## run A
// flashNavigator
module flashNavigator
#(
  parameter STARTUP_WAIT = 32'd1000
)
(
    input wire clk,
    input wire rst,
    output reg flashClk,
    input wire flashMiso,
    output reg flashMosi,
    output reg flashCs,
    input wire [5:0] charAddress,
    output reg [7:0] charOutput,
    input wire btn1,
    input wire btn2
);
Size: about 4500 cells after synthesis, about 650 flip-flops, about 22 I/O pins, ~0.031 sq mm of cells after synthesis.
==> flow/config.mk <==
export PLATFORM = sky130hd
export DESIGN_NAME = flashNavigator
export DESIGN_NICKNAME = flashNavigator
export VERILOG_FILES = /design/flow/design.v
export SDC_FILE = /design/flow/constraint.sdc
export NUM_CORES = 4
export LEC_CHECK = 0
export ABC_AREA = 1
export CAP_MARGIN = 15
export CELL_PAD_IN_SITES_DETAIL_PLACEMENT = 2
export CORE_MARGIN = 2
export CORE_UTILIZATION = 72
export GPL_ROUTABILITY_DRIVEN = 1
export GPL_TIMING_DRIVEN = 1
export MAX_ROUTING_LAYER = met5
export PLACE_DENSITY_LB_ADDON = 0.03
export SLEW_MARGIN = 0
==> flow/constraint.sdc <==
create_clock -name core_clock -period 3.5 [get_ports {clk}]
set_input_delay 0.7000 -clock core_clock [delete_from_list [all_inputs] [get_ports {clk}]]
set_output_delay 0.7000 -clock core_clock [all_outputs]
set_load 0.01 [all_outputs]
run.sh (not shown) runs the stock make flow with config.mk's settings and CLKGATE_MAP_FILE=.
The log for run A ends in detailed placement with error DPL-0033, so the run never completed.
> inputs changed (run A -> run B)
# run A
export LEC_CHECK = 0
export ABC_AREA = 1
export CAP_MARGIN = 15
export CELL_PAD_IN_SITES_DETAIL_PLACEMENT = 2
export CORE_MARGIN = 2
export CORE_UTILIZATION = 72
export GPL_ROUTABILITY_DRIVEN = 1
export GPL_TIMING_DRIVEN = 1
export MAX_ROUTING_LAYER = met5
export PLACE_DENSITY_LB_ADDON = 0.03
export SLEW_MARGIN = 0
create_clock -name core_clock -period 3.5 [get_ports {clk}]
# run B
export LEC_CHECK = 0
export CAP_MARGIN = 20
export CORE_MARGIN = 2
export CORE_UTILIZATION = 72
export CTS_CLUSTER_SIZE = 14
export PLACE_DENSITY_LB_ADDON = 0.04
export SETUP_SLACK_MARGIN = 0.38
export SLEW_MARGIN = 20
create_clock -name core_clock -period 2.7 [get_ports {clk}]
- Flow for run B halted at global routing, error code GRT-0232.
- Higher area fraction in and, or, nand and nor cells after synthesis goes to run A over run B.
- Summary of the comparison: post-synthesis chip area from yosys is lower in run B, relative to run A.
- Going from run A to run B, die boundary height -5.9%; synthesized instance count -1347.
- Delta (run B minus run A): share of synthesized cell area in full adder, half adder and majority cells now sits higher, area of the core moved down, aoi/oai-family share of the synthesized area now smaller, mux share of post-synthesis cell area rose 12 points, post-synthesis instance area decreased by about 12% relative to the old numbers.
- Relative to run A, sequential-to-total area share from yosys stat increased by 5.6 points in run B.
Input-level comparison between run C and run B:
# run B
export LEC_CHECK = 0
export CAP_MARGIN = 20
export CORE_MARGIN = 2
export CORE_UTILIZATION = 72
export CTS_CLUSTER_SIZE = 14
export PLACE_DENSITY_LB_ADDON = 0.04
export SETUP_SLACK_MARGIN = 0.38
export SLEW_MARGIN = 20
create_clock -name core_clock -period 2.7 [get_ports {clk}]
# run C
export LEC_CHECK = 0
export CAP_MARGIN = 20
export CORE_MARGIN = 2
export CORE_UTILIZATION = 72
export CTS_CLUSTER_DIAMETER = 105
export PLACE_DENSITY = 0.36
export SLEW_MARGIN = 20
create_clock -name core_clock -period 2.7 [get_ports {clk}]
Results
- There was hardly any difference in number of buffers inserted by port buffering between run C and run B.
- Changes observed in run C relative to run B: number of cells in the design after placement stayed essentially flat, placer's final routability congestion estimate now sits lower, worst-case setup slack after placement went down 170 ps, TritonCTS buffer count -5, share of flip-flops with an asynchronous set or reset barely changed.
- CTS H-tree depth: run C < run B
- From run B to run C, die area did not move at all.
- Layout checks on run C: not met. Flow itself completed; violations: negative setup slack.
- Tool error GRT-0232 stopped run B during global routing; no final results.
